==> inputs of 01-18 <==
==> flow/design.v <==
module slave_apb ( 
                   output reg [ 8-1 : 0 ]   prdata, 			 
                   output reg                         pready, 			 
                   output reg                         pslverr,			 
		   input                	      penable,                   
                   input                	      pwrite, 			 
                   input 	         	      psel,  			 
                   input                              pclk,   			 
                   input                	      presetn, 			 
                   input      [ 8-1 : 0 ]   paddr,  			 
                   input      [ 8-1 : 0 ]   pwdata 			 
                   );
  parameter         IDLE    = 2'd0;              				 
  parameter         SETUP   = 2'd1;
  parameter         ENABLE  = 2'd2;
  reg   [ 2-1 : 0 ]   pre_state;   					 
  reg   [ 2-1 : 0 ]   nxt_state;
  reg   [ 8-1 : 0 ]    mem [ 0 : 200 ]; 		 
  reg   [ 8-1 : 0 ]    prdata_c;
  reg pready_c;
  reg pslverr_c;
  reg mem_we_c;
  always @ ( posedge pclk or negedge presetn )
  	begin 
    	     if ( ! presetn )
      			pre_state <= IDLE;
    	     else 
      			pre_state <= nxt_state;
  	end 
  always @ ( * ) 
  	begin
    		prdata_c   = 8'd0;
    		pslverr_c  = 1'b0;
    		pready_c   = 1'b0;
    		mem_we_c   = 1'b0;
    	 	nxt_state  = IDLE;     
		case ( pre_state )
			IDLE   : begin  
          				if ( psel == 1 ) 
            					nxt_state = SETUP;
	        			else
          				     begin
            					nxt_state = IDLE;
  	        				prdata_c = 8'd0;
          				     end
        			end  
      		      SETUP  : begin  
          				nxt_state  = ENABLE;
        			end  
		     ENABLE : begin  
				    pready_c = psel;
						if ( psel == 1 )   
              						nxt_state    = SETUP;
            					else
              						nxt_state    = IDLE; 
		      		    if(paddr <= 200)
          				begin
            					pslverr_c      = 1'b0;
	         				 if(!pwrite)      
              						prdata_c     = mem [ paddr ];
            					else 
	            					mem_we_c     = psel;
          			        end  
				else
				        pslverr_c     = psel;
        		     end  
                  default : nxt_state = IDLE;
    endcase
  end  
  always @ ( posedge pclk )
  	if ( mem_we_c )
  		mem [ paddr ] <= pwdata;
  always @ ( posedge pclk or negedge presetn)
 	 begin
    		if ( ! presetn)
    			begin
      				prdata    <= 8'b0;
      				pready    <= 1'b0;
      				pslverr   <= 1'b0;
    			end  
    	     else
    		begin
      			pready  <= pready_c;
      		   if ( ( pre_state == ENABLE ) )
      			begin
        			prdata  <= prdata_c;
        			pslverr <= pslverr_c;
      			end
    		end
  	end
endmodule
==> flow/run.sh <==
#!/bin/bash
# the make line also repeats each setting of config.mk as NAME=value (left out here)
make -C /OpenROAD-flow-scripts/flow DESIGN_CONFIG=/design/flow/config.mk WORK_HOME=/design/flow/orfs CLKGATE_MAP_FILE= finish
==> flow/config.mk <==
export PLATFORM = sky130hd
export DESIGN_NAME = slave_apb
export DESIGN_NICKNAME = slave_apb
export VERILOG_FILES = /design/flow/design.v
export SDC_FILE = /design/flow/constraint.sdc
export NUM_CORES = 4
export LEC_CHECK = 0
export CAP_MARGIN = 20
export CORE_MARGIN = 2
export CORE_UTILIZATION = 58
export SLEW_MARGIN = 20
==> flow/constraint.sdc <==
create_clock -name core_clock -period 5.02 [get_ports {pclk}]
set_input_delay 1.0040 -clock core_clock [delete_from_list [all_inputs] [get_ports {pclk}]]
set_output_delay 1.0040 -clock core_clock [all_outputs]
set_load 0.01 [all_outputs]
==> 01-23 (differences from 01-18) <==
--- a/flow/config.mk
+++ b/flow/config.mk
@@ -7,5 +7,10 @@
 export LEC_CHECK = 0
-export CAP_MARGIN = 20
+export CAP_MARGIN = 0
 export CORE_MARGIN = 2
-export CORE_UTILIZATION = 58
+export CORE_UTILIZATION = 72
+export CTS_CLUSTER_DIAMETER = 358
+export CTS_CLUSTER_SIZE = 14
+export HOLD_SLACK_MARGIN = 0.29
+export PLACE_DENSITY_LB_ADDON = 0.15
+export SETUP_SLACK_MARGIN = 0.86
 export SLEW_MARGIN = 20
==> flow/constraint.sdc (replaced) <==
create_clock -name core_clock -period 3.03 [get_ports {pclk}]
set_input_delay 0.6060 -clock core_clock [delete_from_list [all_inputs] [get_ports {pclk}]]
set_output_delay 0.6060 -clock core_clock [all_outputs]
set_load 0.01 [all_outputs]
==> comparison <==
In synthesized cell count, 01-18 and 01-23 do not differ. In 01-18 the combinational power is smaller than in 01-23, by about 50%. Between 01-23 and 01-18, the lower critical path depth is in 01-18 (gap 2). Worst setup slack: 01-18 is better than 01-23 (0.64 ns). Between 01-23 and 01-18, the lower global-route usage is in 01-18 (gap 10 points).

* * *

==> v3 <==
RTL: the design.v shown in full above, as it stands there.
make LEC_CHECK=0 CAP_MARGIN=20 CELL_PAD_IN_SITES_DETAIL_PLACEMENT=0 CORE_MARGIN=2 CORE_UTILIZATION=72 CTS_CLUSTER_DIAMETER=213 CTS_CLUSTER_SIZE=14 HOLD_SLACK_MARGIN=0.27 PLACE_DENSITY_LB_ADDON=0.12 SETUP_SLACK_MARGIN=0.87 SLEW_MARGIN=25 TNS_END_PERCENT=85 finish   # period 3.03 ns
run.sh (not shown) runs the stock make flow with config.mk's settings and CLKGATE_MAP_FILE=.
==> v32 (differences from v3) <==
Settings changed: CELL_PAD_IN_SITES_DETAIL_PLACEMENT 0 to not set, CORE_UTILIZATION 72 to 45, CTS_CLUSTER_DIAMETER 213 to not set, CTS_CLUSTER_SIZE 14 to not set, HOLD_SLACK_MARGIN 0.27 to not set, PLACE_DENSITY set to 0.6, PLACE_DENSITY_LB_ADDON 0.12 to not set, SETUP_SLACK_MARGIN 0.87 to not set, SLEW_MARGIN 25 to 20, TNS_END_PERCENT 85 to not set.
==> flow/constraint.sdc (replaced) <==
create_clock -name core_clock -period 10.0 [get_ports {pclk}]
set_input_delay 2.0000 -clock core_clock [delete_from_list [all_inputs] [get_ports {pclk}]]
set_output_delay 2.0000 -clock core_clock [all_outputs]
set_load 0.01 [all_outputs]
==> v31 (differences from v3) <==
Settings changed: CELL_PAD_IN_SITES_DETAIL_PLACEMENT 0 to not set, CORE_UTILIZATION 72 to 45, CTS_CLUSTER_DIAMETER 213 to not set, CTS_CLUSTER_SIZE 14 to not set, HOLD_SLACK_MARGIN 0.27 to not set, PLACE_DENSITY set to 0.6, PLACE_DENSITY_LB_ADDON 0.12 to not set, SETUP_SLACK_MARGIN 0.87 to not set, SLEW_MARGIN 25 to 20, TNS_END_PERCENT 85 to not set.
==> flow/constraint.sdc (replaced) <==
create_clock -name core_clock -period 3.11 [get_ports {pclk}]
set_input_delay 0.6220 -clock core_clock [delete_from_list [all_inputs] [get_ports {pclk}]]
set_output_delay 0.6220 -clock core_clock [all_outputs]
set_load 0.01 [all_outputs]
==> results <==
metric	v31	v32	v3
Area used by multi-input combinational logic	0.0137 mm^2	0.0137 mm^2	0.0155 mm^2
GRT Resource Usage Total	21.3%	20.6%	37.4%
Antenna diode count	1	2	0
Critical path data required time	3.82 ns	10.70 ns	3.70 ns
Routed met1 length	63900 um	62500 um	57500 um
Worst hold-check path type	input port to async pin	flip-flop to flip-flop	input port to flip-flop
Final Core Density	53.2%	50.5%	84.2%
Worst setup startpoint	paddr[0]	paddr[2]	paddr[1]
Synth-to-Final Area Change	17.3%	11.2%	15.5%
Status	complete, no violations	complete, no violations	complete, no violations
Seq area share	65.3%	68.8%	66.3%
Maximum fanout along the worst path	16	20	17
Capturing element of the worst setup path	prdata[6]$_DFFE_PN0P_	prdata[2]$_DFFE_PN0P_	prdata[5]$_DFFE_PN0P_
Sum of buffers and inverters on the critical path	5	2	5
Post-cts hold-fix buffer tally	0	0	4
Met1 Use GR	29.9%	29.6%	53.2%
Count of buffers added by post-CTS timing repair for setup	0	0	16

* * *

==> run a: inputs <==
// slave_apb: RTL as listed in full above, without the edits since
Settings: LEC_CHECK=0, CAP_MARGIN=20, CELL_PAD_IN_SITES_DETAIL_PLACEMENT=0, CORE_MARGIN=2, CORE_UTILIZATION=72, CTS_CLUSTER_DIAMETER=213, CTS_CLUSTER_SIZE=15, HOLD_SLACK_MARGIN=-0.07, PLACE_DENSITY=0.63, SETUP_SLACK_MARGIN=0.78, SLEW_MARGIN=25, TNS_END_PERCENT=40; clock period 3.03 ns.
==> inputs of run b, as changes to run a <==
Settings changed: CELL_PAD_IN_SITES_DETAIL_PLACEMENT 0 to default, CTS_CLUSTER_DIAMETER 213 to 41, HOLD_SLACK_MARGIN -0.07 to default, PLACE_DENSITY 0.63 to 0.38, SLEW_MARGIN 25 to 20, TNS_END_PERCENT 40 to default.
==> results <==
metric                                       run b        run a
Total CTS buffers                              157          118
Final Util                                   85.1%        83.2%
Leakage power total                        23.5 nW      22.9 nW
Fmax                                     0.436 GHz    0.416 GHz
Clk_skew                                 0.0269 ns    0.0301 ns
Critical path origin                      paddr[0]  mem[175][3]
Area taken by flip-flops and latches     48600 um2    48600 um2
Sw frac                                      21.6%        21.0%
Met2 routed wirelength                    79900 um     74300 um
Run status                timing/DRC/antenna clean  timing/DRC/antenna clean
Destination of the critical timing path  prdata[7]    prdata[3]
Reported combinational group power       0.00261 W    0.00268 W
Nets@finish                                   3392         3427

* * *

==> build 74: inputs <==
Starts from the design.v that is shown in full above.
clock: 3.88 ns
lec_check: 0
cap_margin: 20
cell_pad_in_sites_detail_placement: 2
cell_pad_in_sites_global_placement: 2
core_margin: 8
core_utilization: 21
cts_cluster_diameter: 76
cts_cluster_size: 24
gpl_routability_driven: 0
gpl_timing_driven: 1
hold_slack_margin: 0.18
max_routing_layer: met4
place_density_lb_addon: 0.12
setup_slack_margin: 0.38
slew_margin: 5
tns_end_percent: 40
==> trial 16 (differences from build 74) <==
- CAP_MARGIN: 20 -> 35
- CELL_PAD_IN_SITES_GLOBAL_PLACEMENT: 2 -> not set
- CORE_MARGIN: 8 -> 4
- CORE_UTILIZATION: 21 -> 40
- CTS_CLUSTER_DIAMETER: 76 -> not set
- CTS_CLUSTER_SIZE: 24 -> not set
- GPL_TIMING_DRIVEN: 1 -> 0
- HOLD_SLACK_MARGIN: 0.18 -> not set
- MIN_ROUTING_LAYER: not set -> met2
- PLACE_DENSITY_LB_ADDON: 0.12 -> 0.01
- SETUP_SLACK_MARGIN: 0.38 -> -0.17
- SLEW_MARGIN: 5 -> 20
- TNS_END_PERCENT: 40 -> 10
==> flow/constraint.sdc (replaced) <==
create_clock -name core_clock -period 3.65 [get_ports {pclk}]
set_input_delay 0.7300 -clock core_clock [delete_from_list [all_inputs] [get_ports {pclk}]]
set_output_delay 0.7300 -clock core_clock [all_outputs]
set_load 0.01 [all_outputs]
==> build 91 (differences from build 74) <==
- CELL_PAD_IN_SITES_DETAIL_PLACEMENT: 2 -> 0
- CELL_PAD_IN_SITES_GLOBAL_PLACEMENT: 2 -> not set
- CORE_MARGIN: 8 -> 2
- CORE_UTILIZATION: 21 -> 72
- CTS_CLUSTER_DIAMETER: 76 -> 213
- CTS_CLUSTER_SIZE: 24 -> 14
- GPL_ROUTABILITY_DRIVEN: 0 -> not set
- GPL_TIMING_DRIVEN: 1 -> not set
- HOLD_SLACK_MARGIN: 0.18 -> not set
- MAX_ROUTING_LAYER: met4 -> not set
- PLACE_DENSITY_LB_ADDON: 0.12 -> 0.04
- SETUP_SLACK_MARGIN: 0.38 -> 0.87
- SLEW_MARGIN: 5 -> 25
- TNS_END_PERCENT: 40 -> 85
==> flow/constraint.sdc (replaced) <==
create_clock -name core_clock -period 3.03 [get_ports {pclk}]
set_input_delay 0.6060 -clock core_clock [delete_from_list [all_inputs] [get_ports {pclk}]]
set_output_delay 0.6060 -clock core_clock [all_outputs]
set_load 0.01 [all_outputs]
==> build 18 (differences from build 74) <==
- CELL_PAD_IN_SITES_DETAIL_PLACEMENT: 2 -> 0
- CELL_PAD_IN_SITES_GLOBAL_PLACEMENT: 2 -> not set
- CORE_MARGIN: 8 -> 9
- CORE_UTILIZATION: 21 -> 49
- CTS_CLUSTER_DIAMETER: 76 -> 185
- CTS_CLUSTER_SIZE: 24 -> 29
- GPL_ROUTABILITY_DRIVEN: 0 -> not set
- GPL_TIMING_DRIVEN: 1 -> 0
- HOLD_SLACK_MARGIN: 0.18 -> 0.12
- PLACE_DENSITY: not set -> 0.6
- PLACE_DENSITY_LB_ADDON: 0.12 -> not set
- SETUP_SLACK_MARGIN: 0.38 -> not set
- SLEW_MARGIN: 5 -> 15
- TNS_END_PERCENT: 40 -> not set
==> flow/constraint.sdc (replaced) <==
create_clock -name core_clock -period 10.0 [get_ports {pclk}]
set_input_delay 2.0000 -clock core_clock [delete_from_list [all_inputs] [get_ports {pclk}]]
set_output_delay 2.0000 -clock core_clock [all_outputs]
set_load 0.01 [all_outputs]
==> summary of the runs <==
- Build 18 completed with no timing, DRC or antenna violations. Trial 16 produced a layout that fails on setup timing. Build 74 went through all stages and came out clean. Build 91 finished clean.
- Wire length: build 91 < build 18 < build 74 < trial 16.
- Flip-flop count is the same in build 18 and build 74.
- The lowest register-to-register slack belongs to trial 16, the highest to build 18.
- Via count: trial 16 > build 91 > build 18 > build 74.
- Non-clock buffer count: build 18 < trial 16 < build 91 < build 74.
- Die area: build 74 > trial 16 > build 18 > build 91.
- Against build 18, the global-route usage of build 74 is lower by 11 points.
- In trial 16 the clock power is larger than in build 91, by about 16%.

* * *

==> inputs of job 7847 <==
Starts from the design.v that is shown in full above.
make LEC_CHECK=0 CAP_MARGIN=20 CELL_PAD_IN_SITES_DETAIL_PLACEMENT=0 CORE_MARGIN=2 CORE_UTILIZATION=71 CTS_CLUSTER_DIAMETER=213 HOLD_SLACK_MARGIN=-0.07 PLACE_DENSITY_LB_ADDON=0.25 SETUP_SLACK_MARGIN=0.38 SLEW_MARGIN=25 TNS_END_PERCENT=40 finish   # period 3.03 ns
==> job 7275 (differences from job 7847) <==
Settings changed: CELL_PAD_IN_SITES_DETAIL_PLACEMENT 0 to not set, CORE_UTILIZATION 71 to 72, CTS_CLUSTER_DIAMETER 213 to 41, CTS_CLUSTER_SIZE set to 15, HOLD_SLACK_MARGIN -0.07 to not set, PLACE_DENSITY set to 0.38, PLACE_DENSITY_LB_ADDON 0.25 to not set, SETUP_SLACK_MARGIN 0.38 to 0.87, SLEW_MARGIN 25 to 20, TNS_END_PERCENT 40 to not set.
==> results <==
Utilization: job 7847 is lower than job 7275 (3.0 points). In sequential power, job 7847 and job 7275 hardly differ. Worst setup slack: job 7275 is higher than job 7847 (0.39 ns). Flip-flop count is the same in job 7847 and job 7275. Job 7275 finished clean. Job 7847 produced a clean layout. In job 7275 the maximum frequency is higher than in job 7847, by about 17%. Of job 7847 and job 7275, job 7275 has the higher power (gap 3.1%, measured against job 7275). Of job 7847 and job 7275, job 7847 has the higher routed wire length (gap 0.41%, measured against job 7275). Between job 7275 and job 7847, the lower combinational power is in job 7847 (gap about 6%, measured against job 7847). Against job 7275, the worst hold slack of job 7847 is worse by 0.16 ns.
==> figures <==
| quantity | job 7275 | job 7847 |
|---|---|---|
| Result of the run | timing/DRC/antenna clean | timing/DRC/antenna clean |
| Critical path's slowest cell | sky130_fd_sc_hd__a211oi_1 | sky130_fd_sc_hd__o2111a_1 |
| Clock-pin slew on the worst setup and hold paths | 0.07 ns | 0.06 ns |
| Weighted congestion reported at the end of routability-driven placement | 0.916 | 0.951 |
| Final-layout fill cell count | 3398 | 3583 |
| Overall global routing resource usage | 37.7% | 38.0% |
| Buffer and inverter count on the worst path | 5 | 1 |
| Buffer count excluding the clock tree in the final layout | 297 | 460 |
| First-pass GRT wire length | 240000 um | 245000 um |
| Final standard cell count with taps included and fillers excluded | 4663 | 4836 |
| Cell row count | 108 | 109 |
| DP Area | 68400 um2 | 68300 um2 |
| Worst hold margin | 0.248 ns | 0.0872 ns |
| Maximum ir drop on the vdd rail | 0.882 mV | 0.659 mV |
| Count of inserted tapcells | 1155 | 1165 |
| Cycle use final | 75.7% | 88.6% |
| Hold crit path type | in -> async | in -> reg |
| Top fanout value on the critical path | 27 | 9 |
| Post-DP HPWL | 94400 um | 98500 um |

* * *

==> v27: inputs <==
RTL: the design.v shown in full above, as it stands there.
Settings: LEC_CHECK=0, ABC_AREA=1, CAP_MARGIN=20, CORE_MARGIN=2, CORE_UTILIZATION=72, CTS_CLUSTER_DIAMETER=91, CTS_CLUSTER_SIZE=25, PLACE_DENSITY_LB_ADDON=0.26, SETUP_SLACK_MARGIN=0.28, SLEW_MARGIN=20; clock period 3.14 ns.
==> inputs of v15, as changes to v27 <==
- ABC_AREA: 1 -> 0
- CAP_MARGIN: 20 -> 0
- CTS_CLUSTER_DIAMETER: 91 -> 312
- CTS_CLUSTER_SIZE: 25 -> 13
- HOLD_SLACK_MARGIN: default -> 0.3
- PLACE_DENSITY_LB_ADDON: 0.26 -> 0.13
- SETUP_SLACK_MARGIN: 0.28 -> 0.89
==> flow/constraint.sdc (replaced) <==
create_clock -name core_clock -period 3.03 [get_ports {pclk}]
set_input_delay 0.6060 -clock core_clock [delete_from_list [all_inputs] [get_ports {pclk}]]
set_output_delay 0.6060 -clock core_clock [all_outputs]
set_load 0.01 [all_outputs]
==> inputs of v20, as changes to v27 <==
- ABC_AREA: 1 -> default
- CORE_UTILIZATION: 72 -> 45
- CTS_CLUSTER_DIAMETER: 91 -> default
- CTS_CLUSTER_SIZE: 25 -> default
- PLACE_DENSITY: default -> 0.6
- PLACE_DENSITY_LB_ADDON: 0.26 -> default
- SETUP_SLACK_MARGIN: 0.28 -> default
==> flow/constraint.sdc (replaced) <==
create_clock -name core_clock -period 5.46 [get_ports {pclk}]
set_input_delay 1.0920 -clock core_clock [delete_from_list [all_inputs] [get_ports {pclk}]]
set_output_delay 1.0920 -clock core_clock [all_outputs]
set_load 0.01 [all_outputs]
==> comparison table <==
Reg2Reg Capture Point: v27 mem[54][3]$_DFFE_PP_; v15 prdata[5]$_DFFE_PN0P_; v20 mem[181][6]$_DFFE_PP_
Reg area: v27 0.0486 mm2; v15 0.0486 mm2; v20 0.0486 mm2
Design internal power: v27 29.0 mW; v15 34.5 mW; v20 20.3 mW
Switching power summed over all nets: v27 8.27 mW; v15 9.99 mW; v20 5.40 mW
Hold path depth: v27 -; v15 1; v20 0
Run status: v27 complete, no violations; v15 complete, no violations; v20 complete, no violations
Final worst-path setup slack: v27 531 ps; v15 705 ps; v20 1690 ps
Worst-skew pair later-pin latency: v27 690 ps; v15 780 ps; v20 790 ps
Number of nets at floorplan: v27 6360; v15 3131; v20 3131
Capture point of the worst path: v27 mem[98][2]$_DFFE_PP_; v15 prdata[5]$_DFFE_PN0P_; v20 mem[193][3]$_DFFE_PP_
Highest routed metal layer: v27 met5; v15 met5; v20 met4
Detailed Routing Iterations Pass 1: v27 9; v15 6; v20 6
RSZ-0062 raised after global routing: v27 no; v15 yes; v20 no
CTS-repair resized insts: v27 0; v15 155; v20 0
Relative slew margins: v27 35.5%; v15 42.2%; v20 24.2%
Half-perimeter wire length after placement: v27 104000 um; v15 95400 um; v20 91000 um
Power figures rest on the tool's default switching activity, not on a simulated workload.
